<file path="flow/design.v">
`timescale 1ns / 1ps
module adder(
    input wire [7:0] in1,
    input wire [7:0] in2,
    input wire sub,  
    output wire [7:0] out
    );
    reg [7:0] tmp;
    wire s0,s1,s2,s3,s4,s5,s6,s7;
    wire co0,co1,co2,co3,co4,co5,co6,co7;
    fa f0(in1[0],in2[0],1'b0,s0,co0);
    fa f1(in1[1],in2[1],co0,s1,co1);
    fa f2(in1[2],in2[2],co1,s2,co2);
    fa f3(in1[3],in2[3],co2,s3,co3);
    fa f4(in1[4],in2[4],co3,s4,co4);
    fa f5(in1[5],in2[5],co4,s5,co5);
    fa f6(in1[6],in2[6],co5,s6,co6);
    fa f7(in1[7],in2[7],co6,s7,co7);  
    assign out = {s7,s6,s5,s4,s3,s2,s1,s0} + sub;
endmodule 
module fa( input A,
       input B,
       input CIN,
       output S,
       output COUT
       );
       assign S = A^B^CIN;
       assign COUT = (A&B) | (CIN&A) | (CIN&B);
endmodule
`timescale 1ns / 1ps
module multiplier(
    input wire [7:0] in1,
    input wire [7:0] in2,
    output wire [7:0] out 
    );
    wire [8:0] A_out1, A_out2, A_out3, A_out4, A_out5, A_out6, A_out7, A_out8;
    wire [7:0] Q_out1, Q_out2, Q_out3, Q_out4, Q_out5, Q_out6, Q_out7, Q_out8;
    wire q0_1, q0_2, q0_3, q0_4, q0_5, q0_6, q0_7, q0_8; 
    Booth B1 (
        9'h000,in1,in2,1'b0,
        A_out1,Q_out1,q0_1
        );
    Booth B2 (
        A_out1,in1,Q_out1,q0_1,
        A_out2,Q_out2,q0_2
        );
    Booth B3 (
        A_out2,in1,Q_out2,q0_2,
        A_out3,Q_out3,q0_3
        );
    Booth B4 (
        A_out3,in1,Q_out3,q0_3,
        A_out4,Q_out4,q0_4
        );
    Booth B5 (
        A_out4,in1,Q_out4,q0_4,
        A_out5,Q_out5,q0_5
        );
    Booth B6 (
        A_out5,in1,Q_out5,q0_5,
        A_out6,Q_out6,q0_6
        );
    Booth B7 (
        A_out6,in1,Q_out6,q0_6,
        A_out7,Q_out7,q0_7
        );
    Booth B8 (
        A_out7,in1,Q_out7,q0_7,
        A_out8,Q_out8,q0_8
        );
    assign out = A_out8[7:0];  
endmodule
module Booth(
    input [8:0] A_in,
    input [7:0] M,
    input [7:0] Q_in,
    input  q0,
    output reg [8:0] A_out,
    output reg [7:0] Q_out,
    output reg q0_out
    );
    wire [8:0] sum, diff;
    assign sum = A_in + {M[7], M};
    assign diff = A_in - {M[7], M};
    always@(A_in,Q_in,M,q0,sum,diff)
    begin
        case({Q_in[0],q0})
            2'b00,2'b11: {A_out, Q_out, q0_out} = {A_in[8], A_in, Q_in};
            2'b01: {A_out, Q_out, q0_out} = {sum[8], sum, Q_in};
            default: {A_out, Q_out, q0_out} = {diff[8], diff, Q_in};
        endcase
    end
endmodule
`timescale 1ns / 1ps
module register(
    input wire [7:0] din,
    input wire clk,
    input wire reset,
    input wire ld,
    output reg [7:0] data
    );
    always@(posedge clk or posedge reset)
    begin
        if(reset == 1)
            data <= 0;
        else if(ld == 1)
            data <= din;
    end
endmodule
`timescale 1ns / 1ps
module controller(
    input wire clk,
    input wire reset,
    output reg [3:0] state,
    output reg [9:0] load, mul_en, add1_en, add2_en, mul_read, add1_read, add2_read  
    );
    parameter [3:0] s1 = 4'b0000,
                    s2 = 4'b0001,
                    s3 = 4'b0011,
                    s4 = 4'b0010,
                    s5 = 4'b0110,
                    s6 = 4'b0111,
                    s7 = 4'b1111,
                    s8 = 4'b1110,
                    s9 = 4'b1010,
                    s10 = 4'b1011,
                    s11 = 4'b1001,
                    s12 = 4'b1000;
    reg not_first_flag;  
    always@(posedge clk or posedge reset)
    begin
        if(reset)
            begin
                state <= s1;
                not_first_flag <= 1'b0;
            end
        else
        begin
            if(state == s3)
                not_first_flag <= 1'b1;
            case(state)
                s1: state <= s2;
                s2: state <= s3;
                s3: state <= s4;
                s4: state <= s5;
                s5: state <= s6;
                s6: state <= s7;
                s7: state <= s8;
                s8: state <= s9;
                s9: state <= s10;
                s10: state <= s11;
                s11: state <= s12;
                s12: state <= s1;
                default: state <= s1;
            endcase
        end       
    end
    always@(*)
    begin
        load = 0;
        mul_en = 0;
        add1_en = 0;
        add2_en = 0;
        mul_read = 0;
        add1_read = 0;
        add2_read = 0;
        case(state)
            s1: 
                begin
                    load = 10'b0000000001;
                    if(not_first_flag)
                    begin
                        mul_en = 0; 
                        add1_en = 10'b1000001000; 
                        add2_en = 10'b0001000100; 
                        mul_read = 0; 
                        add1_read = 10'b0000000100;
                        add2_read = 0;
                    end
                end
            s2: 
                begin
                    load = 10'b0000000010;
                    if(not_first_flag)
                    begin
                        mul_en = 0; 
                        add1_en = 0; 
                        add2_en = 10'b0010001000; 
                        mul_read = 0; 
                        add1_read = 10'b0000001000;
                        add2_read = 0;
                    end
                end
            s3:
                begin
                    load = 10'b0000000100; 
                    mul_en = 0; 
                    add1_en = 0; 
                    add2_en = 0; 
                    mul_read = 0; 
                    add1_read = 0;
                    add2_read = 0;
                end
            s4:
                begin
                    load = 10'b0000001000;
                    mul_en = 0;
                    add1_en = 0; 
                    add2_en = 0; 
                    mul_read = 0;
                    add1_read = 0;
                    add2_read = 0;
                end
            s5:
                begin
                    load = 10'b0000010000;
                    mul_en = 0;
                    add1_en = 0; 
                    add2_en = 0; 
                    mul_read = 0;
                    add1_read = 0;
                    add2_read = 0;
                end
            s6:
                begin
                    load = 10'b0000100000;
                    mul_en = 10'b0000010001;  
                    add1_en = 0; 
                    add2_en = 0; 
                    mul_read = 0;
                    add1_read = 0;
                    add2_read = 0;
                end
            s7:
                begin
                    load = 10'b0001000000;
                    mul_en = 10'b0000100010;  
                    add1_en = 0; 
                    add2_en = 0; 
                    mul_read = 10'b0000000001;  
                    add1_read = 0;
                    add2_read = 0;
                end
            s8:
                begin
                    load = 10'b0010000000;  
                    mul_en = 10'b0001000100;  
                    add1_en = 0; 
                    add2_en = 0; 
                    mul_read = 10'b0000000010;  
                    add1_read = 0;
                    add2_read = 0;
                end
            s9:
                begin
                    load = 10'b0100000000;  
                    mul_en = 10'b0010001000;  
                    add1_en = 0; 
                    add2_en = 0; 
                    mul_read = 10'b0000000100;  
                    add1_read = 0;
                    add2_read = 0;
                end
            s10:
                begin
                    load = 10'b1000000000;  
                    mul_en = 0; 
                    add1_en = 10'b0100000001; 
                    add2_en = 0; 
                    mul_read = 10'b0000001000;  
                    add1_read = 0;
                    add2_read = 0;
                end
            s11:
                begin
                    load = 10'b0100000000;  
                    mul_en = 0; 
                    add1_en = 10'b1000000010; 
                    add2_en = 10'b0000010001; 
                    mul_read = 0; 
                    add1_read = 10'b0000000001;
                    add2_read = 0;
                end
            s12:
                begin
                    load = 10'b1000000000;  
                    mul_en = 0; 
                    add1_en = 10'b0100000100; 
                    add2_en = 10'b0000100010; 
                    mul_read = 0; 
                    add1_read = 10'b0000000010;
                    add2_read = 0;
                end
            default: 
                load = 0;
        endcase
    end
endmodule
`timescale 1ns / 1ps
module datapath(
    input wire clk,
    input wire reset,
    input wire [3:0] state,
    input wire [7:0] next_in,
    input wire [9:0] load, mul_en, add1_en, add2_en, mul_read, add1_read, add2_read,  
    output wire [7:0] r1,r2,r3,r4,r5,r6,r7,r8,r9,r10,  
    output reg [7:0] f
    );
    parameter [3:0] s1 = 4'b0000,
                    s2 = 4'b0001,
                    s3 = 4'b0011,
                    s4 = 4'b0010,
                    s5 = 4'b0110,
                    s6 = 4'b0111,
                    s7 = 4'b1111,
                    s8 = 4'b1110,
                    s9 = 4'b1010,
                    s10 = 4'b1011,
                    s11 = 4'b1001,
                    s12 = 4'b1000;
    wire [7:0] sum1,sum2,prod;  
    reg [7:0] add11,add12,add21,add22,mul1,mul2;
    reg not_first_flag;  
    adder A1(add11,add12,1'b0,sum1);  
    adder A2(add21,~add22,1'b1,sum2);  
    multiplier M1(mul1,mul2,prod);
    register reg1((load[0]) ? next_in : (mul_read[0]) ? prod : (add1_read[0]) ? sum1 : (add2_read[0]) ? sum2 : 8'b0,
        clk,reset,
        load[0] || mul_read[0] || add1_read[0] || add2_read[0],
        r1);
    register reg2((load[1]) ? next_in : (mul_read[1]) ? prod : (add1_read[1]) ? sum1 : (add2_read[1]) ? sum2 : 8'b0,
        clk,reset,
        load[1] || mul_read[1] || add1_read[1] || add2_read[1],
        r2);
    register reg3((load[2]) ? next_in : (mul_read[2]) ? prod : (add1_read[2]) ? sum1 : (add2_read[2]) ? sum2 : 8'b0,
        clk,reset,
        load[2] || mul_read[2] || add1_read[2] || add2_read[2],
        r3);
    register reg4((load[3]) ? next_in : (mul_read[3]) ? prod : (add1_read[3]) ? sum1 : (add2_read[3]) ? sum2 : 8'b0,
        clk,reset,
        load[3] || mul_read[3] || add1_read[3] || add2_read[3],
        r4);
    register reg5((load[4]) ? next_in : (mul_read[4]) ? prod : (add1_read[4]) ? sum1 : (add2_read[4]) ? sum2 : 8'b0,
        clk,reset,
        load[4] || mul_read[4] || add1_read[4] || add2_read[4],
        r5);
    register reg6((load[5]) ? next_in : (mul_read[5]) ? prod : (add1_read[5]) ? sum1 : (add2_read[5]) ? sum2 : 8'b0,
        clk,reset,
        load[5] || mul_read[5] || add1_read[5] || add2_read[5],
        r6);
    register reg7((load[6]) ? next_in : (mul_read[6]) ? prod : (add1_read[6]) ? sum1 : (add2_read[6]) ? sum2 : 8'b0,
        clk,reset,
        load[6] || mul_read[6] || add1_read[6] || add2_read[6],
        r7);
    register reg8((load[7]) ? next_in : (mul_read[7]) ? prod : (add1_read[7]) ? sum1 : (add2_read[7]) ? sum2 : 8'b0,
        clk,reset,
        load[7] || mul_read[7] || add1_read[7] || add2_read[7],
        r8);
    register reg9((load[8]) ? next_in : (mul_read[8]) ? prod : (add1_read[8]) ? sum1 : (add2_read[8]) ? sum2 : 8'b0,
        clk,reset,
        load[8] || mul_read[8] || add1_read[8] || add2_read[8],
        r9);
    register reg10((load[9]) ? next_in : (mul_read[9]) ? prod : (add1_read[9]) ? sum1 : (add2_read[9]) ? sum2 : 8'b0,
        clk,reset,
        load[9] || mul_read[9] || add1_read[9] || add2_read[9],
        r10);
    always@(posedge clk or posedge reset)
    begin
        if(reset)
        begin
            f <= 0;     
            not_first_flag <= 1'b0;
        end
        else
        begin
            case(state)
                s1, s2, s3:
                    if(not_first_flag)
                        f <= sum2;
                s4:
                    not_first_flag <= 1'b1;
                s12:
                    f <= sum2;
                default: ;
            endcase
        end
    end
    always@(posedge clk)
    begin
        case(state)
            s1:
                begin
                    if(not_first_flag)
                    begin
                        add11 <= r4;
                        add12 <= r10;
                        add21 <= sum1;
                        add22 <= r7;
                    end
                end
            s2:
                begin
                    if(not_first_flag)
                    begin
                        add21 <= sum1;
                        add22 <= r8;
                    end
                end
            s6:  
                begin
                    mul1 <= r1;
                    mul2 <= r5;
                end
            s7:  
                begin
                    mul1 <= r2;
                    mul2 <= r6;
                end
            s8:  
                begin
                    mul1 <= r3;
                    mul2 <= r7;
                end
            s9:  
                begin
                    mul1 <= r4;
                    mul2 <= r8;
                end
            s10:  
                begin
                    add11 <= r1;
                    add12 <= r9;
                end
            s11:  
                begin
                    add11 <= r2;
                    add12 <= r10;
                    add21 <= sum1;
                    add22 <= r5;
                end
            s12:  
                begin
                    add11 <= r3;
                    add12 <= r9;
                    add21 <= sum1;
                    add22 <= r6;
                end
            default: ;
        endcase
    end
endmodule
`timescale 1ns / 1ps
module top(
    input wire clk,
    input wire reset,
    input wire [7:0] next_in,
    output wire [7:0] f
    );
    wire [7:0] r1,r2,r3,r4,r5,r6,r7,r8,r9,r10;  
    wire [9:0] load, mul_en, add1_en, add2_en, mul_read, add1_read, add2_read;
    wire [3:0] state;
    controller C1(
        clk,
        reset,
        state,
        load, mul_en, add1_en, add2_en, mul_read, add1_read, add2_read  
    );
    datapath DP1(
        clk,
        reset,
        state,
        next_in,
        load, mul_en, add1_en, add2_en, mul_read, add1_read, add2_read,  
        r1,r2,r3,r4,r5,r6,r7,r8,r9,r10,  
        f
    );
endmodule
</file>
<file path="flow/config.mk">
export PLATFORM = sky130hd
export DESIGN_NAME = top
export DESIGN_NICKNAME = top
export VERILOG_FILES = /design/flow/design.v
export SDC_FILE = /design/flow/constraint.sdc
export NUM_CORES = 4
export LEC_CHECK = 0
export ABC_AREA = 0
export CAP_MARGIN = 20
export CORE_MARGIN = 2
export CORE_UTILIZATION = 72
export CTS_CLUSTER_DIAMETER = 400
export CTS_CLUSTER_SIZE = 95
export PLACE_DENSITY = 0.36
export SLEW_MARGIN = 20
export TNS_END_PERCENT = 10
</file>
<file path="flow/constraint.sdc">
create_clock -name core_clock -period 6.1 [get_ports {clk}]
set_input_delay 1.2200 -clock core_clock [delete_from_list [all_inputs] [get_ports {clk}]]
set_output_delay 1.2200 -clock core_clock [all_outputs]
set_load 0.01 [all_outputs]
</file>
<file path="flow/run.sh">
#!/bin/bash
# the make line also repeats each setting of config.mk as NAME=value (left out here)
make -C /OpenROAD-flow-scripts/flow DESIGN_CONFIG=/design/flow/config.mk WORK_HOME=/design/flow/orfs CLKGATE_MAP_FILE= finish
</file>
==> GITHUB_STEP_SUMMARY, run 1 <==
### Flow metrics

| Metric | Value |
|---|---|
| Area fraction in xor and xnor cells | `0.0909` |
| Multiplexer share of the synthesized area | `0.0825` |
| Hold-fix buffers at CTS | `0` |
| Top area cell types | `dfrtp_1 20%, edfxtp_1 12%, mux2_2 6.9%, ha_1 6.7%, nand2_1 5.1%` |
| RePlAce Congestion | `1.03` |
| #FFs+latches synth | `142` |
| Error | `[ERROR GRT-0232] Routing congestion too high. Check the congestion heatmap in the GUI.` |
| Top cell type's share of synthesized area | `0.200` |
| AO/OA Area Share | `0.193` |
| Rows | `46` |
| FP Util | `0.739` |
| Total die size | `0.0174 mm^2` |
| Clock buffer depth | `2` |
| Main flop type | `dfrtp_1` |
| Clk root buf | `clkbuf_16` |
| Global-route usage over all layers | `0.814` |
| Sequential fraction of the synthesis area | `0.322` |
| Syn Nets | `1378` |
| EDFF count, synth | `48` |
| Failing step | `5_1_grt` |
| Yosys stat chip area | `0.0118 mm^2` |
| Dominant combinational family | `AND-OR/OR-AND gates` |
| CTS Buf Count | `17` |
| Top-count cell post-synth | `nand2_1` |
| Post-placement cell count | `1690` |
| Post-synth top cells | `160 x nand2_1, 106 x nor2_1, 94 x dfrtp_1` |
| Core ar. | `0.0159 mm^2` |
| Cell Area, Synth | `0.0118 mm^2` |
| Clock Sinks | `142` |
| Yosys warns | `4` |
| # Cells Yosys | `1286` |
| DIE WIDTH | `132 um` |
| DP HPWL | `27000 um` |
| Yosys adder share | `0.0991` |
| Netlist cell types | `97` |
| Die Ht | `132 um` |
| Synth Instances | `1286` |
| Dpl ws | `-4.50 ns` |
| Yosys top cell by area | `dfrtp_1` |
| Synth async-reset ratio | `0.662` |
| Gr ovfl total | `151` |
| CTS H-tree depth | `4` |
| Synth Area in Simple Gates | `0.168` |
| Port Buffers | `17` |
| Syn_area_per_cell | `9.17 um^2` |
| I/O Pins | `18` |
| Status | `did not finish` |
-- metal layers --
| metal | GRT usage | GRT overflow |
|---|---|---|
| met5 | 0.219 | 0 |
| met4 | 0.915 | 62 |
| met3 | 0.675 | 2 |
| met2 | 0.970 | 86 |
| met1 | 0.780 | 1 |
-- through the flow --
| step | instance area (um^2) | util |
|---|---|---|
| 3_5_place_dp | 13900 | 0.875 |
| 2_1_floorplan | 12000 | - |
| 4_1_cts | 14700 | 0.924 |
| 3_3_place_gp | 13900 | 0.874 |
-- timing repair --
action	CTS
resized	34
setup buffers	12
setup endpoints to repair	32
pin swaps	36
hold endpoints to repair	0
==> inputs of run 2 (changes only) <==
Settings changed: ABC_AREA 0 to 1, CTS_CLUSTER_DIAMETER 400 to default, CTS_CLUSTER_SIZE 95 to 72, MAX_ROUTING_LAYER from default to met4, PLACE_DENSITY 0.36 to default, PLACE_DENSITY_LB_ADDON from default to 0.01, SETUP_SLACK_MARGIN from default to 2.29, TNS_END_PERCENT 10 to default.
Clock period 6.1 ns to 9.06 ns, I/O delays scaled along.
==> GITHUB_STEP_SUMMARY, run 2 <==
### Yosys + OpenROAD results

| Metric | Value |
|---|---|
| Status | `failed layout checks` |
| Failed Checks | `capacitance limit, slew limit, setup timing` |
| Syn Nets | `1749 (+27%)` |
| CTS clk-pin slew, worst paths | `0.07 ns` |
| # Cells Yosys | `1657 (+29%)` |
| Period utilisation layout | `1.03` |
| Combinational power | `0.555 mW` |
| Clock-net power | `0.722 mW` |
| Die Ht | `132 um (about the same)` |
| CP max-delay cell | `edfxtp_1` |
| Dominant combinational family | `simple AND/OR/NAND/NOR gates` |
| #FFs+latches synth | `142 (unchanged)` |
| Buf+Inv Stages, Crit Path | `10` |
| Clock buffer depth | `2 (unchanged)` |
| RSZ-0062 raised after global routing | `yes` |
| Final Cell Area | `0.0146 mm^2` |
| CTS Buf Count | `17 (unchanged)` |
| FF-to-FF path depth | `51` |
| Routed Antenna Nets | `0` |
| Reg-to-reg endpoint | `DP1.reg4.data[7]` |
| Synth async-reset ratio | `0.662 (unchanged)` |
| Slew Limit Fails | `1` |
| Clock skew | `0.0181 ns` |
| Area growth syn-to-layout | `23.9%` |
| Sequential fraction of the synthesis area | `0.321 (-0.000409)` |
| Top cell type's share of synthesized area | `0.199 (-0.000254)` |
| Rows | `46 (unchanged)` |
| Gr ovfl total | `0` |
| Seq power | `0.905 mW` |
| Critical Path End | `DP1.reg4.data[7]` |
| Worst hold endpoint | `DP1.reg9.data[7]` |
| Top Family by Delay on Critical Path | `simple AND/OR/NAND/NOR gates` |
| Final Hold Vio Count | `0` |
| Clk root buf | `clkbuf_16` |
| CP peak stage delay | `0.59 ns` |
| Yosys adder share | `0.0990 (-0.000126)` |
| Setup crit start | `DP1.mul1[2]` |
| Leading power group | `registers` |
| NetSw | `0.743 mW` |
| # setup viols final | `21` |
| Non-Filler Instances | `1989` |
| Worst hold path type | `flop to flop` |
| Placed Area | `0.0125 mm^2 (-10%)` |
| Max FO, Critical Path | `7` |
| Most common cell on crit path | `nand2_1` |
| Antenna violations before repair | `4` |
| Largest net degree at the start of global routing | `61` |
| Worst r2r src | `DP1.mul1[2]` |
| Port Buffers | `17 (unchanged)` |
| Global-route usage over all layers | `0.487` |
| Post-synth top cells | `523 x nand2_1, 183 x inv_1, 145 x nand3_1` |
| Clk pwr share | `0.331` |
| Cell Area, Synth | `0.0118 mm^2 (+0.13%)` |
| Comb pwr share | `0.254` |
| Slew @ Worst Pin | `1.49 ns` |
| DP HPWL | `25600 um (-5.3%)` |
| Setup ws final | `-0.301 ns` |
| Post-placement cell count | `1860 (+10%)` |
| Relative slew slack | `-0.00177` |
| Final nets | `1848` |
| Startpoint types | `flop` |
| Core ar. | `0.0159 mm^2 (unchanged)` |
| Area fraction in xor and xnor cells | `0.0245 (-0.0664)` |
| Hold_sp | `DP1.reg9.data[7]` |
| Top area cell types | `dfrtp_1 20%, nand2_1 17%, edfxtp_1 12%, ha_1 6.7%, nand3_1 6.1%` |
| Stages on worst setup path | `51` |
| Dpl ws | `0.287 ns (+4.79 ns)` |
| Min-Delay Path Depth | `2` |
| Main flop type | `dfrtp_1` |
| FP Util | `0.740 (+0.000942)` |
| DR vias | `14.9k` |
| Clk latency late pin | `0.44 ns` |
| Syn_area_per_cell | `7.12 um^2 (-22%)` |
| I/O Pins | `18 (unchanged)` |
| Number of iterations in the first detailed-routing pass | `28` |
| Hold-fix buffers at CTS | `0 (unchanged)` |
| Lkg Pwr | `6.73 nW` |
| Multiplexer share of the synthesized area | `0.000848 (-0.0816)` |
| Routed length per instance | `26.1 um` |
| Design Power | `2.18 mW` |
| Final WL | `51800 um` |
| Hold_ws | `0.485 ns` |
| Max-cap violations | `1` |
| RePlAce Congestion | `0.980 (-4.5%)` |
| EDFF count, synth | `48 (unchanged)` |
| CTS H-tree depth | `4 (unchanged)` |
| DIE WIDTH | `132 um (about the same)` |
| Peak supply drop | `249 uV` |
| Net Sw Frac | `0.341` |
| AO/OA Area Share | `0.134 (-0.0587)` |
| Via density | `7.50` |
| Crit. End Element | `flop` |
| Yosys warns | `4 (unchanged)` |
| First-pass GRT wire length | `65500 um` |
| Worst reg2reg setup slack | `-0.30 ns` |
| Top-count cell post-synth | `nand2_1` |
| CTS tree | `done` |
| Synth Area in Simple Gates | `0.342 (+0.174)` |
| Crit Path Class | `flop to flop` |
| Seq pwr share | `0.415` |
| Yosys stat chip area | `0.0118 mm^2 (+0.13%)` |
| Crit path required time | `9.36 ns` |
| Clock Sinks | `142 (unchanged)` |
| Yosys top cell by area | `dfrtp_1` |
| Min Tclk post-route | `9.36 ns` |
| Int Pwr | `1.44 mW` |
| Log Warnings | `32` |
| Vias in the first global route | `13.0k` |
| Max Fclk | `107 MHz` |
| Post-route DRC | `0` |
| Fillcell total | `614` |
| Cell Pwr Density | `149 mW/mm^2` |
| CP arrival | `9.66 ns` |
| Synth Instances | `1657 (+29%)` |
| Total die size | `0.0174 mm^2 (+0.13%)` |
| Starting DRT DRC Count | `3826` |
| Netlist cell types | `44 (-55%)` |
-- run 2: layout make-up --
cell class	count	area [um^2]	share of cell area
well taps	216	270	0.0185
diodes	4	10.0	0.000684
multi-input cells	1283	8270	0.565
flip-flops and latches	142	3790	0.259
clock buffers	18	439	0.0300
clock inverters	14	141	0.00966
inverters	188	724	0.0495
repair buffers	124	985	0.0673
-- run 2: repair_timing --
item / CTS / global route
buffers inserted: 62 / 31
endpoints found under the setup margin: 32 / 32
pin swaps: 74 / 84
gates resized: 84 / 93
-- run 2: routing by layer --
metal | vias to the layer above | global-route usage | wire length [um]
li1 | 5741 | - | -
met1 | 6439 | 0.549 | 15400
met2 | 1903 | 0.758 | 21000
met3 | 831 | 0.129 | 8820
met4 | 0 | 0.339 | 6640
met5 | - | - | 0
-- run 2: per-stage QoR --
step	setup TNS, ns	util
detailed placement	0	0.787
global placement	0	0.786
floorplan	0	-
finish	-4.20	0.918
global route	-14.20	0.918
CTS	0	0.875
==> inputs of run 3 (changes only) <==
Settings changed: CORE_UTILIZATION 72 to 65, CTS_CLUSTER_SIZE 72 to 95, MAX_ROUTING_LAYER met4 to default, PLACE_DENSITY from default to 0.36, PLACE_DENSITY_LB_ADDON 0.01 to default, SETUP_SLACK_MARGIN 2.29 to default.
Clock period 9.06 ns to 7.55 ns, I/O delays scaled along.
==> GITHUB_STEP_SUMMARY, run 3 <==
### Yosys + OpenROAD results

| Metric | Value |
|---|---|
| # Cells Yosys | `1657 (unchanged)` |
| Synth async-reset ratio | `0.662 (unchanged)` |
| Critical Path End | `DP1.reg3.data[6]` |
| Leading power group | `registers` |
| Log Warnings | `32 (unchanged)` |
| Syn Nets | `1749 (unchanged)` |
| Number of iterations in the first detailed-routing pass | `22 (-21%)` |
| Final Hold Vio Count | `0 (unchanged)` |
| #FFs+latches synth | `142 (unchanged)` |
| Clk pwr share | `0.331 (about the same)` |
| Most common cell on crit path | `ha_4` |
| Seq pwr share | `0.400 (-0.015)` |
| Max Fclk | `113 MHz (+6.0%)` |
| DP HPWL | `26100 um (+2.1%)` |
| Comb pwr share | `0.269 (+0.015)` |
| Seq power | `1.08 mW (+20%)` |
| Clk root buf | `clkbuf_16` |
| Port Buffers | `17 (unchanged)` |
| Starting DRT DRC Count | `2919 (-24%)` |
| RSZ-0062 raised after global routing | `yes` |
| Setup crit start | `DP1.mul1[1]` |
| Slew @ Worst Pin | `1.16 ns (-0.325 ns)` |
| Routed length per instance | `24.9 um (-4.3%)` |
| Register Area | `0.00379 mm^2 (unchanged)` |
| Crit. End Element | `flop` |
| TNS Setup | `-32.53 ns (-28.33 ns)` |
| Final WL | `54400 um (+5.0%)` |
| Worst r2r src | `DP1.mul1[1]` |
| Gr ovfl total | `0 (unchanged)` |
| Clock-net power | `0.894 mW (+24%)` |
| Yosys top cell by area | `dfrtp_1` |
| FP Util | `0.659 (-0.0810)` |
| CTS tree | `done` |
| Clock skew | `0.0116 ns (-0.00646 ns)` |
| Area growth syn-to-layout | `40.0%` |
| Worst hold path type | `flop to flop` |
| Synth Instances | `1657 (unchanged)` |
| NetSw | `0.919 mW (+24%)` |
| Clock Sinks | `142 (unchanged)` |
| Dominant combinational family | `simple AND/OR/NAND/NOR gates` |
| Via density | `7.09 (-5.5%)` |
| Comb area | `0.00871 mm^2 (+5.4%)` |
| Total die size | `0.0193 mm^2 (+10%)` |
| Top area cell types | `dfrtp_1 20%, nand2_1 17%, edfxtp_1 12%, ha_1 6.7%, nand3_1 6.1%` |
| Area fraction in xor and xnor cells | `0.0245 (unchanged)` |
| Lkg Pwr | `7.68 nW (+14%)` |
| Largest net degree at the start of global routing | `82 (+34%)` |
| Rows | `49 (+6.5%)` |
| Min-Delay Path Depth | `2 (unchanged)` |
| Max-cap violations | `0 (-1)` |
| Period utilisation layout | `1.17 (+0.137)` |
| Yosys stat chip area | `0.0118 mm^2 (unchanged)` |
| Die Ht | `139 um (+5.1%)` |
| Top Family by Delay on Critical Path | `simple AND/OR/NAND/NOR gates` |
| DR vias | `15.5k (+3.7%)` |
| Status | `failed layout checks` |
| CTS clk-pin slew, worst paths | `0.07 ns (about the same)` |
| Util after Layout | `0.923 (+0.00545)` |
| Worst hold endpoint | `DP1.f[6]` |
| FF-to-FF path depth | `51 (unchanged)` |
| EDFF count, synth | `48 (unchanged)` |
| Failed Checks | `setup timing` |
| Reg-to-reg endpoint | `DP1.reg3.data[6]` |
| CP max-delay cell | `edfxtp_1` |
| Post-synth top cells | `523 x nand2_1, 183 x inv_1, 145 x nand3_1` |
| AO/OA Area Share | `0.134 (unchanged)` |
| RePlAce Congestion | `0.992 (+1.2%)` |
| Netlist cell types | `44 (unchanged)` |
| Antenna violations before repair | `5 (+1)` |
| Post-route DRC | `0 (unchanged)` |
| CTS H-tree depth | `4 (unchanged)` |
| Top cell type's share of synthesized area | `0.199 (unchanged)` |
| Yosys adder share | `0.0990 (unchanged)` |
| Clk latency late pin | `0.44 ns (about the same)` |
| Worst reg2reg setup slack | `-1.28 ns (-0.98 ns)` |
| Synth Area in Simple Gates | `0.342 (unchanged)` |
| CP peak stage delay | `0.43 ns (-0.16 ns)` |
| Multiplexer share of the synthesized area | `0.000848 (unchanged)` |
| Vias in the first global route | `13.2k (+1.2%)` |
| Non-Filler Instances | `2182 (+9.7%)` |
| First-pass GRT wire length | `63500 um (-3.0%)` |
| Hold_sp | `DP1.f[6]` |
| Max FO, Critical Path | `4 (-3)` |
| Main flop type | `dfrtp_1` |
| Routed Antenna Nets | `0 (unchanged)` |
| Yosys warns | `4 (unchanged)` |
| Fillcell total | `639 (+4.1%)` |
| Clock buffer depth | `2 (unchanged)` |
| Core ar. | `0.0179 mm^2 (+12%)` |
| Stages on worst setup path | `51 (unchanged)` |
| Peak supply drop | `305 uV (+22%)` |
| Startpoint types | `flop` |
| Syn_area_per_cell | `7.12 um^2 (unchanged)` |
| Min Tclk post-route | `8.83 ns (-0.527 ns)` |
| CP arrival | `9.12 ns (-0.54 ns)` |
| Crit Path Class | `flop to flop` |
| CTS Buf Count | `17 (unchanged)` |
| I/O Pins | `18 (unchanged)` |
| DIE WIDTH | `139 um (+5.1%)` |
| Combinational power | `0.726 mW (+31%)` |
| Buf+Inv Stages, Crit Path | `6 (-4)` |
| Relative slew slack | `0.225 (+0.226)` |
| Setup ws final | `-1.28 ns (-0.983 ns)` |
| Sequential fraction of the synthesis area | `0.321 (unchanged)` |
| Int Pwr | `1.78 mW (+24%)` |
| Global-route usage over all layers | `0.406 (-0.0808)` |
| Top-count cell post-synth | `nand2_1` |
| Crit path required time | `7.83 ns (-1.53 ns)` |
| # setup viols final | `32 (+52%)` |
| Post-placement cell count | `2063 (+11%)` |
| Slew Limit Fails | `0 (-1)` |
| Final nets | `2029 (+9.8%)` |
| Cell Pwr Density | `163 mW/mm^2 (+9.6%)` |
| Net Sw Frac | `0.340 (about the same)` |
| Cell Area, Synth | `0.0118 mm^2 (unchanged)` |
==> run 3: metrics by stage <==
step           power (mW)  hold WS, ns  worst slack [ns]  cell area (um^2)
6_report             2.70        0.478             -1.28             16500
5_1_grt              2.77        0.500             -1.55             16500
4_1_cts              2.55        0.485            -0.448             15300
3_5_place_dp         1.66        0.456            -0.764             13900
3_3_place_gp         1.63        0.453            -0.543             13900
2_1_floorplan        1.44        0.434           0.00361             12100
==> run 3: timing repair <==
item / 4_1_cts / 5_1_grt
setup endpoints to repair: 32 / 32
resized: 101 / 212
pin swaps: 70 / 127
setup buffers: 48 / 36
hold buffers: 0 / 0
==> run 3: layout make-up <==
| type | count | share of cell area |
|---|---|---|
| Antenna cell | 3 | 0.000454 |
| Clock buffer | 20 | 0.0277 |
| Clock inverter | 12 | 0.00946 |
| Inverter | 188 | 0.0438 |
| Multi-Input combinational cell | 1283 | 0.527 |
| Sequential cell | 142 | 0.230 |
| Tap cell | 229 | 0.0173 |
| Timing Repair Buffer | 305 | 0.144 |
==> run 3: routing by layer <==
metal / up-vias / global-route usage / routed length, um
li1: 6105 / - / -
met5: - / 0 / 68
met3: 730 / 0.0811 / 7870
met1: 6889 / 0.454 / 16700
met2: 1733 / 0.717 / 23000
met4: 8 / 0.248 / 6820
==> inputs of run 4 (changes only) <==
Settings changed: ABC_AREA 1 to default, CAP_MARGIN 20 to 40, CELL_PAD_IN_SITES_DETAIL_PLACEMENT from default to 2, CORE_UTILIZATION 65 to 19, CTS_CLUSTER_DIAMETER from default to 62, CTS_CLUSTER_SIZE 95 to default, MAX_ROUTING_LAYER from default to met4, PLACE_DENSITY 0.36 to default, PLACE_DENSITY_LB_ADDON from default to 0.14, SETUP_SLACK_MARGIN from default to 1.74, SLEW_MARGIN 20 to 15, TNS_END_PERCENT from default to 85.
Clock period 7.55 ns to 8.51 ns, I/O delays scaled along.
==> GITHUB_STEP_SUMMARY, run 4 <==
### Yosys + OpenROAD results

| Metric | Value |
|---|---|
| Fillcell total | `6989 (+990%)` |
| Area growth syn-to-layout | `38.2%` |
| Die Ht | `253 um (+82%)` |
| Post-route DRC | `0 (unchanged)` |
| Yosys warns | `4 (unchanged)` |
| Dpl ws | `-2.34 ns (-1.58 ns)` |
| Crit. End Element | `flop` |
| Cell Area, Synth | `0.0118 mm^2 (-0.13%)` |
| Clock Sinks | `142 (unchanged)` |
| Status | `failed layout checks` |
| CTS Buf Count | `17 (unchanged)` |
| Failed Checks | `setup timing` |
| Yosys stat chip area | `0.0118 mm^2 (-0.13%)` |
| Final nets | `1660 (-18%)` |
| Most common cell on crit path | `ha_4` |
| Startpoint types | `flop` |
| Cell Pwr Density | `136 mW/mm^2 (-17%)` |
| Clock skew | `0.0121 ns (+0.000458 ns)` |
| Port Buffers | `17 (unchanged)` |
| Post-synth top cells | `160 x nand2_1, 106 x nor2_1, 94 x dfrtp_1` |
| CTS tree | `done` |
| DR vias | `11.2k (-28%)` |
| Synth Instances | `1286 (-22%)` |
| Gr ovfl total | `0 (unchanged)` |
| Min-Delay Path Depth | `1 (-1)` |
| Worst hold path type | `flop to flop` |
| Max Fclk | `95.6 MHz (-16%)` |
| Antenna violations before repair | `0 (-5)` |
| Number of iterations in the first detailed-routing pass | `8 (-64%)` |
| Int Pwr | `1.51 mW (-15%)` |
| Slew @ Worst Pin | `0.891 ns (-0.271 ns)` |
| Seq pwr share | `0.435 (+0.035)` |
| Top-count cell post-synth | `nand2_1` |
| Global-route usage over all layers | `0.151 (-0.255)` |
| Yosys adder share | `0.0991 (+0.000126)` |
| Top area cell types | `dfrtp_1 20%, edfxtp_1 12%, mux2_2 6.9%, ha_1 6.7%, nand2_1 5.1%` |
| Critical Path End | `DP1.reg1.data[7]` |
| Crit Path Class | `flop to flop` |
| DIE WIDTH | `253 um (+82%)` |
| Multiplexer share of the synthesized area | `0.0825 (+0.0816)` |
| Combinational power | `0.558 mW (-23%)` |
| CTS clk-pin slew, worst paths | `0.07 ns (about the same)` |
| Syn Nets | `1378 (-21%)` |
| Period utilisation layout | `1.23 (+0.0590)` |
| Core ar. | `0.0615 mm^2 (+240%)` |
| Stages on worst setup path | `49 (-3.9%)` |
| Synth async-reset ratio | `0.662 (unchanged)` |
| DP HPWL | `36200 um (+39%)` |
| Netlist cell types | `97 (+120%)` |
| CP peak stage delay | `0.50 ns (+0.07 ns)` |
| Net Sw Frac | `0.317 (-0.0238)` |
| Clk root buf | `clkbuf_16` |
| Syn_area_per_cell | `9.17 um^2 (+29%)` |
| Worst r2r src | `DP1.mul1[0]` |
| Lkg Pwr | `6.90 nW (-10%)` |
| Max-cap violations | `0 (unchanged)` |
| Leading power group | `registers` |
| Crit path required time | `8.81 ns (+0.98 ns)` |
| Seq power | `0.963 mW (-10%)` |
| Routed length per instance | `19.7 um (-21%)` |
| RSZ-0062 raised after global routing | `yes` |
| Routed Antenna Nets | `0 (unchanged)` |
| Largest net degree at the start of global routing | `57 (-30%)` |
| Setup ws final | `-1.95 ns (-0.665 ns)` |
| Comb pwr share | `0.252 (-0.017)` |
| Total die size | `0.0640 mm^2 (+230%)` |
| Clock-net power | `0.692 mW (-23%)` |
| Area fraction in xor and xnor cells | `0.0909 (+0.0664)` |
| Via density | `4.71 (-34%)` |
| Worst reg2reg setup slack | `-1.95 ns (-0.67 ns)` |
| Buf+Inv Stages, Crit Path | `5 (-1)` |
| Clk pwr share | `0.313 (-0.018)` |
| Clock buffer depth | `2 (unchanged)` |
| Setup crit start | `DP1.mul1[0]` |
| Sequential fraction of the synthesis area | `0.322 (+0.000409)` |
| Vias in the first global route | `12.2k (-7.6%)` |
| RePlAce Congestion | `0.823 (-17%)` |
| CP max-delay cell | `mux4_2` |
| Max FO, Critical Path | `4 (unchanged)` |
| Slew Limit Fails | `0 (unchanged)` |
| Rows | `91 (+86%)` |
| Clk latency late pin | `0.43 ns (about the same)` |
| EDFF count, synth | `48 (unchanged)` |
| Final Hold Vio Count | `0 (unchanged)` |
| # Cells Yosys | `1286 (-22%)` |
| Min Tclk post-route | `10.46 ns (+1.63 ns)` |
| Top Family by Delay on Critical Path | `AND-OR/OR-AND gates` |
| Log Warnings | `31 (-3.1%)` |
| Top cell type's share of synthesized area | `0.200 (+0.000254)` |
| Hold_ws | `0.503 ns (+0.0257 ns)` |
| First-pass GRT wire length | `72600 um (+14%)` |
| Main flop type | `dfrtp_1` |
| AO/OA Area Share | `0.193 (+0.0587)` |
| Dominant combinational family | `AND-OR/OR-AND gates` |
| NetSw | `0.701 mW (-24%)` |
| # setup viols final | `32 (unchanged)` |
| Final WL | `46700 um (-14%)` |
| CTS H-tree depth | `4 (unchanged)` |
| Relative slew slack | `0.402 (+0.177)` |
| Placed Area | `0.0150 mm^2 (+8.5%)` |
| Yosys top cell by area | `dfrtp_1` |
| Reg-to-reg endpoint | `DP1.reg1.data[7]` |
| Diode count | `0 (-3)` |
| #FFs+latches synth | `142 (unchanged)` |
| FP Util | `0.192 (-0.468)` |
| FF-to-FF path depth | `49 (-3.9%)` |
| Final Cell Area | `0.0163 mm^2 (-1.4%)` |
| Hold_sp | `DP1.reg9.data[2]` |
| I/O Pins | `18 (unchanged)` |
| Synth Area in Simple Gates | `0.168 (-0.174)` |
| Util after Layout | `0.265 (-0.658)` |
| CP arrival | `10.76 ns (+1.64 ns)` |
| Starting DRT DRC Count | `765 (-74%)` |
| Worst hold endpoint | `DP1.reg9.data[2]` |
| Peak supply drop | `147 uV (-52%)` |
==> run 4: per-stage QoR <==
stage          power, mW  cells  setup TNS, ns
2_1_floorplan       1.29   1286         -24.45
3_3_place_gp        1.52   2296         -47.53
3_5_place_dp        1.54   2304         -55.09
4_1_cts             2.24   2353         -43.48
5_1_grt             2.34   2371         -59.22
6_report            2.21   2371         -38.58
==> run 4: area by class of cell <==
type,instances,area [um^2],share of cell area
tap,790,988,0.0607
sequential,142,3790,0.233
multi-input combinational,1009,8120,0.499
timing repair buffer,333,2590,0.159
inverter,65,254,0.0156
clock inverter,10,65.1,0.00399
clock buffer,22,475,0.0292
==> run 4: metal layers <==
layer,GRT usage,part of all wire,vias up
met5,-,0,-
met4,0.0382,0.018,0
met1,0.188,0.45,5690
li1,-,-,5252
met3,0.0162,0.029,42
met2,0.262,0.50,175
==> run 4: repair_timing <==
item,in CTS,in global routing
buffers inserted,17,18
pin swaps,23,40
gates resized,24,70
hold buffers,0,0
setup endpoints to repair,32,32
==> inputs of run 5 (changes only) <==
Settings changed: ABC_AREA from default to 1, CAP_MARGIN 40 to 20, CELL_PAD_IN_SITES_DETAIL_PLACEMENT 2 to default, CORE_UTILIZATION 19 to 72, CTS_CLUSTER_DIAMETER 62 to 361, CTS_CLUSTER_SIZE from default to 15, HOLD_SLACK_MARGIN from default to -0.1, MAX_ROUTING_LAYER met4 to default, PLACE_DENSITY from default to 0.66, PLACE_DENSITY_LB_ADDON 0.14 to default, SETUP_SLACK_MARGIN 1.74 to default, SLEW_MARGIN 15 to 20, TNS_END_PERCENT 85 to default.
Clock period 8.51 ns to 7.23 ns, I/O delays scaled along.
==> GITHUB_STEP_SUMMARY, run 5 <==
### Flow metrics

| Metric | Value |
|---|---|
| Die Ht | `132 um (-48%)` |
| Area fraction in xor and xnor cells | `0.0245 (-0.0664)` |
| #FFs+latches synth | `142 (unchanged)` |
| Multiplexer share of the synthesized area | `0.000848 (-0.0816)` |
| FP Util | `0.740 (+0.549)` |
| Dominant combinational family | `simple AND/OR/NAND/NOR gates` |
| Gr ovfl total | `480` |
| Error | `[ERROR GRT-0116] Global routing finished with congestion. Check the congestion regions in the DRC Viewer.` |
| Netlist cell types | `44 (-55%)` |
| Failing step | `5_1_grt` |
| Status | `did not finish` |
| Syn_area_per_cell | `7.12 um^2 (-22%)` |
| EDFF count, synth | `48 (unchanged)` |
| CTS Buf Count | `17 (unchanged)` |
| DIE WIDTH | `132 um (-48%)` |
| Syn Nets | `1749 (+27%)` |
| Yosys warns | `4 (unchanged)` |
| Clock Sinks | `142 (unchanged)` |
| Cell Area, Synth | `0.0118 mm^2 (+0.13%)` |
| RePlAce Congestion | `0.989 (+20%)` |
| Rows | `46 (-49%)` |
| Yosys top cell by area | `dfrtp_1` |
| Total die size | `0.0174 mm^2 (-73%)` |
| Top area cell types | `dfrtp_1 20%, nand2_1 17%, edfxtp_1 12%, ha_1 6.7%, nand3_1 6.1%` |
| Yosys stat chip area | `0.0118 mm^2 (+0.13%)` |
| Synth async-reset ratio | `0.662 (unchanged)` |
| I/O Pins | `18 (unchanged)` |
| DP HPWL | `28700 um (-21%)` |
| Main flop type | `dfrtp_1` |
| Top-count cell post-synth | `nand2_1` |
| Hold-fix buffers at CTS | `0 (unchanged)` |
| Dpl ws | `-1.12 ns (+1.22 ns)` |
| Synth Instances | `1657 (+29%)` |
| # Cells Yosys | `1657 (+29%)` |
| Clk root buf | `clkbuf_16` |
| Core ar. | `0.0159 mm^2 (-74%)` |
| Sequential fraction of the synthesis area | `0.321 (-0.000409)` |
| Top cell type's share of synthesized area | `0.199 (-0.000254)` |
| Global-route usage over all layers | `0.894` |
| CTS H-tree depth | `4 (unchanged)` |
| Clock buffer depth | `2 (unchanged)` |
| AO/OA Area Share | `0.134 (-0.0587)` |
| Post-synth top cells | `523 x nand2_1, 183 x inv_1, 145 x nand3_1` |
| Port Buffers | `17 (unchanged)` |
| Yosys adder share | `0.0990 (-0.000126)` |
| Synth Area in Simple Gates | `0.342 (+0.174)` |
-- run 5: routing by layer --
layer	track usage	GRT overflow
met1	0.860	31
met2	1.05	286
met3	0.767	10
met4	0.973	153
met5	0.294	0
-- run 5: per-stage QoR --
step	instances	area (um^2)	setup TNS (ns)	utilization
after floorplan	1657	12200	-2.26	-
after global placement	2062	14100	-23.90	0.881
after detailed placement	2062	14100	-28.95	0.881
after CTS	2129	15400	-25.05	0.964
-- run 5: what timing repair did --
item | 4_1_cts
setup endpoints to repair | 32
buffers inserted | 36
gates resized | 104
pin swaps | 70
==> inputs of run 6 (changes only) <==
Settings changed: CELL_PAD_IN_SITES_GLOBAL_PLACEMENT from default to 0, CTS_CLUSTER_DIAMETER 361 to 342, CTS_CLUSTER_SIZE 15 to 20, HOLD_SLACK_MARGIN -0.1 to 0.29, PLACE_DENSITY 0.66 to default, PLACE_DENSITY_LB_ADDON from default to 0.2.
Clock period 7.23 ns to 7.85 ns, I/O delays scaled along.
==> GITHUB_STEP_SUMMARY, run 6 <==
### Flow metrics

| Metric | Value |
|---|---|
| Die Ht | `132 um (unchanged)` |
| Yosys top cell by area | `dfrtp_1` |
| Global-route usage over all layers | `0.810` |
| Failing step | `5_1_grt` |
| Port Buffers | `17 (unchanged)` |
| Core ar. | `0.0159 mm^2 (unchanged)` |
| Syn_area_per_cell | `7.12 um^2 (unchanged)` |
| Multiplexer share of the synthesized area | `0.000848 (unchanged)` |
| Hold-fix buffers at CTS | `0 (unchanged)` |
| Post-synth top cells | `523 x nand2_1, 183 x inv_1, 145 x nand3_1` |
| Cell Area, Synth | `0.0118 mm^2 (unchanged)` |
| Top-count cell post-synth | `nand2_1` |
| Netlist cell types | `44 (unchanged)` |
| Sequential fraction of the synthesis area | `0.321 (unchanged)` |
| Total die size | `0.0174 mm^2 (unchanged)` |
| Yosys adder share | `0.0990 (unchanged)` |
| #FFs+latches synth | `142 (unchanged)` |
| Clock buffer depth | `2 (unchanged)` |
| Yosys warns | `4 (unchanged)` |
| Yosys stat chip area | `0.0118 mm^2 (unchanged)` |
| DIE WIDTH | `132 um (unchanged)` |
| CTS Buf Count | `17 (unchanged)` |
| DP HPWL | `28300 um (-1.6%)` |
| Main flop type | `dfrtp_1` |
| I/O Pins | `18 (unchanged)` |
| Rows | `46 (unchanged)` |
| Status | `did not finish` |
| Gr ovfl total | `163` |
| Top area cell types | `dfrtp_1 20%, nand2_1 17%, edfxtp_1 12%, ha_1 6.7%, nand3_1 6.1%` |
| Clock Sinks | `142 (unchanged)` |
| AO/OA Area Share | `0.134 (unchanged)` |
| Synth Area in Simple Gates | `0.342 (unchanged)` |
| Synth Instances | `1657 (unchanged)` |
| Syn Nets | `1749 (unchanged)` |
| Synth async-reset ratio | `0.662 (unchanged)` |
| EDFF count, synth | `48 (unchanged)` |
| FP Util | `0.740 (unchanged)` |
| RePlAce Congestion | `0.962 (-2.7%)` |
| Top cell type's share of synthesized area | `0.199 (unchanged)` |
| Clk root buf | `clkbuf_16` |
| Error | `[ERROR GRT-0116] Global routing finished with congestion. Check the congestion regions in the DRC Viewer.` |
| CTS H-tree depth | `4 (unchanged)` |
| # Cells Yosys | `1657 (unchanged)` |
| Area fraction in xor and xnor cells | `0.0245 (unchanged)` |
| Dominant combinational family | `simple AND/OR/NAND/NOR gates` |
==> run 6: per-stage QoR <==
| stage | setup WS, ns | area, um^2 | TNS [ns] | instances |
|---|---|---|---|---|
| floorplan | 0.0153 | 11900 | 0 | 1657 |
| detailed placement | -0.994 | 13600 | -20.38 | 2037 |
| CTS | -0.395 | 15300 | -6.37 | 2116 |
| global placement | -0.391 | 13600 | -5.91 | 2037 |
==> run 6: timing repair <==
item                       CTS
buffers inserted            47
hold endpoints to repair     0
pin swaps                   99
resized                    137
setup endpoints to repair   32
==> run 6: metal layers <==
layer	GRT overflow	track usage
met1	3	0.803
met2	81	0.982
met3	3	0.624
met4	75	0.889
met5	1	0.203
==> inputs of run 7 (changes only) <==
Settings changed: ABC_AREA 1 to default, CELL_PAD_IN_SITES_GLOBAL_PLACEMENT 0 to default, CORE_UTILIZATION 72 to 66, CTS_CLUSTER_DIAMETER 342 to default, CTS_CLUSTER_SIZE 20 to default, HOLD_SLACK_MARGIN 0.29 to default, PLACE_DENSITY_LB_ADDON 0.2 to default.
Clock period 7.85 ns to 9.43 ns, I/O delays scaled along.
==> GITHUB_STEP_SUMMARY, run 7 <==
### Yosys + OpenROAD results

| Metric | Value |
|---|---|
| Status | `failed layout checks` |
| Failed Checks | `setup timing` |
| Clk latency late pin | `0.43 ns` |
| FP Util | `0.679 (-0.0612)` |
| Relative slew slack | `0.209` |
| I/O Pins | `18 (unchanged)` |
| Final nets | `1600` |
| Total die size | `0.0189 mm^2 (+8.7%)` |
| NetSw | `0.660 mW` |
| # Cells Yosys | `1286 (-22%)` |
| RePlAce Congestion | `0.954 (-0.81%)` |
| Post-route DRC | `0` |
| Worst r2r src | `DP1.mul1[0]` |
| Main flop type | `dfrtp_1` |
| Hold-fix buffers at CTS | `0 (unchanged)` |
| Max layer used | `met4` |
| Peak supply drop | `212 uV` |
| Syn_area_per_cell | `9.17 um^2 (+29%)` |
| Util after Layout | `0.859` |
| CP arrival | `10.68 ns` |
| Synth async-reset ratio | `0.662 (unchanged)` |
| Starting DRT DRC Count | `2076` |
| Synth Area in Simple Gates | `0.168 (-0.174)` |
| Slew Limit Fails | `0` |
| Clock Sinks | `142 (unchanged)` |
| Setup ws final | `-0.953 ns` |
| Worst hold endpoint | `DP1.reg9.data[2]` |
| Global-route usage over all layers | `0.416` |
| Setup crit start | `DP1.mul1[0]` |
| #FFs+latches synth | `142 (unchanged)` |
| Yosys stat chip area | `0.0118 mm^2 (-0.13%)` |
| DIE WIDTH | `138 um (+4.2%)` |
| Top Family by Delay on Critical Path | `AND-OR/OR-AND gates` |
| Clk pwr share | `0.322` |
| Period utilisation layout | `1.10` |
| Net Sw Frac | `0.322` |
| AO/OA Area Share | `0.193 (+0.0587)` |
| Diode count | `0` |
| Dominant combinational family | `AND-OR/OR-AND gates` |
| Multiplexer share of the synthesized area | `0.0825 (+0.0816)` |
| CTS clk-pin slew, worst paths | `0.07 ns` |
| Final WL | `38400 um` |
| Yosys warns | `4 (unchanged)` |
| Buf+Inv Stages, Crit Path | `5` |
| # setup viols final | `24` |
| CP peak stage delay | `0.50 ns` |
| Crit path required time | `9.72 ns` |
| Synth Instances | `1286 (-22%)` |
| Leading power group | `registers` |
| Lkg Pwr | `6.58 nW` |
| Syn Nets | `1378 (-21%)` |
| Port Buffers | `17 (unchanged)` |
| Combinational power | `0.505 mW` |
| Routed Antenna Nets | `0` |
| Cell Pwr Density | `138 mW/mm^2` |
| Netlist cell types | `97 (+120%)` |
| Yosys top cell by area | `dfrtp_1` |
| Yosys adder share | `0.0991 (+0.000126)` |
| Rows | `48 (+4.3%)` |
| Fillcell total | `947` |
| Slew @ Worst Pin | `1.18 ns` |
| Sequential fraction of the synthesis area | `0.322 (+0.000409)` |
| Startpoint types | `flop` |
| Max FO, Critical Path | `5` |
| Critical Path End | `DP1.reg2.data[7]` |
| Antenna violations before repair | `1` |
| Design Power | `2.05 mW` |
| Max Fclk | `96.3 MHz` |
| Die Ht | `138 um (+4.2%)` |
| Int Pwr | `1.39 mW` |
| EDFF count, synth | `48 (unchanged)` |
| Most common cell on crit path | `ha_4` |
| Log Warnings | `33` |
| Min Tclk post-route | `10.38 ns` |
| Cell Area, Synth | `0.0118 mm^2 (-0.13%)` |
| Worst reg2reg setup slack | `-0.95 ns` |
| Largest net degree at the start of global routing | `60` |
| Clock buffer depth | `2 (unchanged)` |
| Seq pwr share | `0.432` |
| Worst hold path type | `flop to flop` |
| Top area cell types | `dfrtp_1 20%, edfxtp_1 12%, mux2_2 6.9%, ha_1 6.7%, nand2_1 5.1%` |
| WL met3 | `3530 um` |
| Via density | `6.65` |
| Gr ovfl total | `0` |
| Hold_sp | `DP1.reg9.data[2]` |
| Min-Delay Path Depth | `1` |
| CP max-delay cell | `mux4_2` |
| Stages on worst setup path | `49` |
| DP HPWL | `26600 um (-5.9%)` |
| CTS H-tree depth | `4 (unchanged)` |
| Core ar. | `0.0174 mm^2 (+8.9%)` |
| Crit Path Class | `flop to flop` |
| Clk root buf | `clkbuf_16` |
| TNS Setup | `-14.44 ns` |
| FF-to-FF path depth | `49` |
| Top-count cell post-synth | `nand2_1` |
| Top cell type's share of synthesized area | `0.200 (+0.000254)` |
| RSZ-0062 raised after global routing | `yes` |
| Crit. End Element | `flop` |
| DR vias | `11.6k` |
| Area fraction in xor and xnor cells | `0.0909 (+0.0664)` |
| Area growth syn-to-layout | `26.5%` |
| Clock-net power | `0.661 mW` |
| First-pass GRT wire length | `60000 um` |
| Wire length on met2 | `18800 um` |
| Max-cap violations | `0` |
| Comb pwr share | `0.246` |
| Routed length per instance | `22.0 um` |
| CTS Buf Count | `17 (unchanged)` |
| CTS tree | `done` |
| Seq power | `0.887 mW` |
| Final Hold Vio Count | `0` |
| Reg-to-reg endpoint | `DP1.reg2.data[7]` |
| Clock skew | `0.00905 ns` |
| Post-synth top cells | `160 x nand2_1, 106 x nor2_1, 94 x dfrtp_1` |
| Vias in the first global route | `11.5k` |
| Number of iterations in the first detailed-routing pass | `15` |
| DRT met1 WL | `13400 um` |
## run 7: final cells by class
class	instances	area, um^2	share of cell area
multi-input cells	1009	7900	0.530
flip-flops and latches	142	3790	0.254
repair buffers	273	2110	0.142
clock buffers	20	467	0.0313
well taps	225	282	0.0189
inverters	65	250	0.0168
clock inverters	12	110	0.00738
## run 7: layer usage
metal  up-vias  track usage
li1       5169            -
met1      5418        0.465
met2       765        0.714
met3       252        0.104
met4         0        0.250
met5         -            0
## run 7: what timing repair did
action | CTS | global route
setup endpoints to repair | 28 | 32
gates resized | 11 | 33
pin swaps | 20 | 14
buffers inserted | 23 | 11
## run 7: stage by stage
stage | cells | setup slack, ns | area (um^2) | hold WS [ns]
finish | 1746 | -0.953 | 14900 | 0.514
global route | 1746 | -1.39 | 14900 | 0.520
CTS | 1735 | -0.990 | 14600 | 0.504
detailed placement | 1680 | -1.22 | 13900 | 0.476
global placement | 1680 | -0.860 | 13900 | 0.470
floorplan | 1286 | -1.16 | 12000 | 0.441
==> inputs of run 8 (changes only) <==
Settings changed: CELL_PAD_IN_SITES_DETAIL_PLACEMENT from default to 1, CELL_PAD_IN_SITES_GLOBAL_PLACEMENT from default to 1, CORE_UTILIZATION 66 to 42, CTS_CLUSTER_DIAMETER from default to 133, CTS_CLUSTER_SIZE from default to 26, GPL_ROUTABILITY_DRIVEN from default to 0, GPL_TIMING_DRIVEN from default to 1, MAX_ROUTING_LAYER from default to met5, TNS_END_PERCENT from default to 25.
Clock period 9.43 ns to 10.0 ns, I/O delays scaled along.
==> GITHUB_STEP_SUMMARY, run 8 <==
### Yosys + OpenROAD results

| Metric | Value |
|---|---|
| Status | `failed layout checks` |
| Failed Checks | `setup timing` |
| Port Buffers | `17 (unchanged)` |
| Yosys adder share | `0.0991 (unchanged)` |
| Log Warnings | `33 (unchanged)` |
| FP Util | `0.425 (-0.254)` |
| Synth async-reset ratio | `0.662 (unchanged)` |
| RSZ-0062 raised after global routing | `yes` |
| Antenna violations before repair | `0 (-1)` |
| Vias in the first global route | `11.3k (-2.1%)` |
| Post-placement cell count | `1830 (+8.9%)` |
| Clock-net power | `0.618 mW (-6.5%)` |
| Worst r2r src | `DP1.mul1[1]` |
| EDFF count, synth | `48 (unchanged)` |
| Clock buffer depth | `2 (unchanged)` |
| CP peak stage delay | `0.49 ns (about the same)` |
| # setup viols final | `12 (-50%)` |
| Reg-to-reg endpoint | `DP1.reg2.data[7]` |
| Placed Area | `0.0140 mm^2 (+0.83%)` |
| Yosys top cell by area | `dfrtp_1` |
| WL met3 | `1500 um (-58%)` |
| DIE WIDTH | `172 um (+25%)` |
| # Cells Yosys | `1286 (unchanged)` |
| Worst hold endpoint | `C1.not_first_flag` |
| Clock Sinks | `142 (unchanged)` |
| #FFs+latches synth | `142 (unchanged)` |
| FF-to-FF path depth | `47 (-4.1%)` |
| Top area cell types | `dfrtp_1 20%, edfxtp_1 12%, mux2_2 6.9%, ha_1 6.7%, nand2_1 5.1%` |
| Min Tclk post-route | `10.37 ns (-0.0109 ns)` |
| Max-cap violations | `0 (unchanged)` |
| Clk pwr share | `0.324 (+0.002)` |
| DRT met1 WL | `16500 um (+23%)` |
| Worst hold path type | `flop to flop` |
| Critical Path End | `DP1.reg2.data[7]` |
| Crit. End Element | `flop` |
| Worst reg2reg setup slack | `-0.37 ns (+0.58 ns)` |
| Setup ws final | `-0.372 ns (+0.581 ns)` |
| Rows | `61 (+27%)` |
| Non-Filler Instances | `1880 (+7.7%)` |
| AO/OA Area Share | `0.193 (unchanged)` |
| Synth Area in Simple Gates | `0.168 (unchanged)` |
| Main flop type | `dfrtp_1` |
| Startpoint types | `flop` |
| First-pass GRT wire length | `61700 um (+2.9%)` |
| CTS H-tree depth | `4 (unchanged)` |
| Total die size | `0.0294 mm^2 (+55%)` |
| CP max-delay cell | `edfxtp_1` |
| Clk latency late pin | `0.42 ns (about the same)` |
| Peak supply drop | `211 uV (-0.72%)` |
| Routed length per instance | `20.9 um (-5.1%)` |
| Syn_area_per_cell | `9.17 um^2 (unchanged)` |
| NetSw | `0.605 mW (-8.4%)` |
| Seq pwr share | `0.430 (-0.002)` |
| Cell Pwr Density | `128 mW/mm^2 (-7.3%)` |
| Clock skew | `0.00800 ns (-0.00106 ns)` |
| DR vias | `10.8k (-6.7%)` |
| Int Pwr | `1.30 mW (-6.5%)` |
| Combinational power | `0.468 mW (-7.3%)` |
| Diode count | `0 (unchanged)` |
| Setup crit start | `DP1.mul1[1]` |
| Design Power | `1.91 mW (-7.1%)` |
| Slew @ Worst Pin | `1.31 ns (+0.129 ns)` |
| CP arrival | `10.66 ns (-0.02 ns)` |
| Routed Antenna Nets | `0 (unchanged)` |
| Post-synth top cells | `160 x nand2_1, 106 x nor2_1, 94 x dfrtp_1` |
| Via density | `5.76 (-13%)` |
| Final WL | `39200 um (+2.2%)` |
| Util after Layout | `0.539 (-0.320)` |
| Syn Nets | `1378 (unchanged)` |
| Relative slew slack | `0.122 (-0.0866)` |
| Crit path required time | `10.29 ns (+0.57 ns)` |
| Comb pwr share | `0.245 (about the same)` |
| Yosys stat chip area | `0.0118 mm^2 (unchanged)` |
| Stages on worst setup path | `47 (-4.1%)` |
| Clk root buf | `clkbuf_16` |
| Netlist cell types | `97 (unchanged)` |
| Cell Area, Synth | `0.0118 mm^2 (unchanged)` |
| Post-route DRC | `0 (unchanged)` |
| Max Fclk | `96.4 MHz (+0.10%)` |
| Wire length on met2 | `20300 um (+8.0%)` |
| Starting DRT DRC Count | `1063 (-49%)` |
| Core ar. | `0.0277 mm^2 (+60%)` |
| Period utilisation layout | `1.04 (-0.0639)` |
| Gr ovfl total | `0 (unchanged)` |
| Top-count cell post-synth | `nand2_1` |
| Final Cell Area | `0.0149 mm^2 (+0.13%)` |
| CTS Buf Count | `17 (unchanged)` |
| Sequential fraction of the synthesis area | `0.322 (unchanged)` |
| DP HPWL | `30300 um (+14%)` |
| TNS Setup | `-2.35 ns (+12.09 ns)` |
| Dominant combinational family | `AND-OR/OR-AND gates` |
| Slew Limit Fails | `0 (unchanged)` |
| Multiplexer share of the synthesized area | `0.0825 (unchanged)` |
| Largest net degree at the start of global routing | `78 (+30%)` |
| Crit Path Class | `flop to flop` |
| Die Ht | `172 um (+25%)` |
| Seq power | `0.820 mW (-7.6%)` |
| Max layer used | `met4` |
| Final nets | `1581 (-1.2%)` |
| Max FO, Critical Path | `6 (+1)` |
| Leading power group | `registers` |
| Lkg Pwr | `6.47 nW (-1.7%)` |
| Area fraction in xor and xnor cells | `0.0909 (unchanged)` |
| CTS tree | `done` |
| Net Sw Frac | `0.317 (-0.00446)` |
| Synth Instances | `1286 (unchanged)` |
| Buf+Inv Stages, Crit Path | `4 (-1)` |
| Hold-fix buffers at CTS | `0 (unchanged)` |
| Min-Delay Path Depth | `2 (+1)` |
| Top Family by Delay on Critical Path | `AND-OR/OR-AND gates` |
| Top cell type's share of synthesized area | `0.200 (unchanged)` |
| I/O Pins | `18 (unchanged)` |
| Final Hold Vio Count | `0 (unchanged)` |
| Hold_sp | `C1.not_first_flag` |
| Most common cell on crit path | `ha_4` |
| CTS clk-pin slew, worst paths | `0.07 ns (about the same)` |
| Number of iterations in the first detailed-routing pass | `7 (-8)` |
| Area growth syn-to-layout | `26.7%` |
| Global-route usage over all layers | `0.272 (-0.144)` |
| Yosys warns | `4 (unchanged)` |
run 8: cell type report:
class / instances / area [um^2]
timing repair buffer: 254 / 1960
tap: 378 / 473
sequential: 142 / 3790
fill: 3202 / 12800
multi-input combinational: 1009 / 7880
inverter: 65 / 251
clock inverter: 15 / 154
clock buffer: 17 / 425
run 8: stage by stage:
stage	setup slack [ns]	hold slack (ns)
floorplan	-0.591	0.441
global placement	-0.437	0.458
detailed placement	-0.679	0.479
CTS	-0.462	0.495
global route	-0.886	0.519
finish	-0.372	0.493
run 8: routing by layer:
| layer | vias up | global-route usage |
|---|---|---|
| met3 | 48 | 0.0334 |
| met4 | 0 | 0.0785 |
| met5 | - | 0 |
| li1 | 5104 | - |
| met1 | 5399 | 0.333 |
| met2 | 275 | 0.498 |
run 8: timing repair:
item                                    CTS  global route
setup buffers                            10             8
pin swaps                                26            34
gates resized                            14            39
endpoints found under the setup margin   16            24
==> inputs of run 9 (changes only) <==
Settings changed: CELL_PAD_IN_SITES_DETAIL_PLACEMENT 1 to default, CELL_PAD_IN_SITES_GLOBAL_PLACEMENT 1 to default, CORE_UTILIZATION 42 to 72, CTS_CLUSTER_DIAMETER 133 to default, CTS_CLUSTER_SIZE 26 to default, GPL_ROUTABILITY_DRIVEN 0 to default, GPL_TIMING_DRIVEN 1 to default, MAX_ROUTING_LAYER met5 to default, SETUP_SLACK_MARGIN from default to 1.82, TNS_END_PERCENT 25 to default.
Clock period 10.0 ns to 7.37 ns, I/O delays scaled along.
==> GITHUB_STEP_SUMMARY, run 9 <==
### Flow metrics

| Metric | Value |
|---|---|
| Top area cell types | `dfrtp_1 20%, edfxtp_1 12%, mux2_2 6.9%, ha_1 6.7%, nand2_1 5.1%` |
| Syn Nets | `1378 (unchanged)` |
| RePlAce Congestion | `1.01` |
| CTS H-tree depth | `4 (unchanged)` |
| #FFs+latches synth | `142 (unchanged)` |
| Status | `did not finish` |
| Main flop type | `dfrtp_1` |
| Hold-fix buffers at CTS | `0 (unchanged)` |
| Yosys stat chip area | `0.0118 mm^2 (unchanged)` |
| Global-route usage over all layers | `0.778` |
| Syn_area_per_cell | `9.17 um^2 (unchanged)` |
| DIE WIDTH | `132 um (-23%)` |
| FP Util | `0.739 (+0.314)` |
| DP HPWL | `28400 um (-6.5%)` |
| Multiplexer share of the synthesized area | `0.0825 (unchanged)` |
| Error | `[ERROR GRT-0232] Routing congestion too high. Check the congestion heatmap in the GUI.` |
| Die Ht | `132 um (-23%)` |
| AO/OA Area Share | `0.193 (unchanged)` |
| Top-count cell post-synth | `nand2_1` |
| Dominant combinational family | `AND-OR/OR-AND gates` |
| # Cells Yosys | `1286 (unchanged)` |
| Gr ovfl total | `2` |
| Failing step | `5_1_grt` |
| Yosys top cell by area | `dfrtp_1` |
| Netlist cell types | `97 (unchanged)` |
| Top cell type's share of synthesized area | `0.200 (unchanged)` |
| Synth async-reset ratio | `0.662 (unchanged)` |
| CTS Buf Count | `17 (unchanged)` |
| Clock buffer depth | `2 (unchanged)` |
| Core ar. | `0.0159 mm^2 (-42%)` |
| Synth Instances | `1286 (unchanged)` |
| Cell Area, Synth | `0.0118 mm^2 (unchanged)` |
| Synth Area in Simple Gates | `0.168 (unchanged)` |
| Rows | `46 (-25%)` |
| Area fraction in xor and xnor cells | `0.0909 (unchanged)` |
| Yosys adder share | `0.0991 (unchanged)` |
| Post-placement cell count | `1688 (-7.8%)` |
| Clk root buf | `clkbuf_16` |
| I/O Pins | `18 (unchanged)` |
| Port Buffers | `17 (unchanged)` |
| Post-synth top cells | `160 x nand2_1, 106 x nor2_1, 94 x dfrtp_1` |
| Total die size | `0.0174 mm^2 (-41%)` |
| EDFF count, synth | `48 (unchanged)` |
| Clock Sinks | `142 (unchanged)` |
| Yosys warns | `4 (unchanged)` |
| Sequential fraction of the synthesis area | `0.322 (unchanged)` |
run 9: metal layers:
| metal | global-route usage | GRT overflow |
|---|---|---|
| met4 | 0.814 | 2 |
| met3 | 0.634 | 0 |
| met5 | 0.333 | 0 |
| met2 | 0.930 | 0 |
| met1 | 0.765 | 0 |
run 9: repair_timing:
item | in CTS
endpoints found under the setup margin | 32
setup buffers | 25
resized | 42
pin swaps | 47
run 9: through the flow:
step | setup TNS, ns | area [um^2] | setup slack (ns) | utilization
after floorplan | -56.07 | 12100 | -3.22 | -
after global placement | -69.43 | 14000 | -2.92 | 0.877
after detailed placement | -80.52 | 14000 | -3.37 | 0.877
after CTS | -75.08 | 14900 | -3.04 | 0.935
Power and IR drop assume default switching activity.
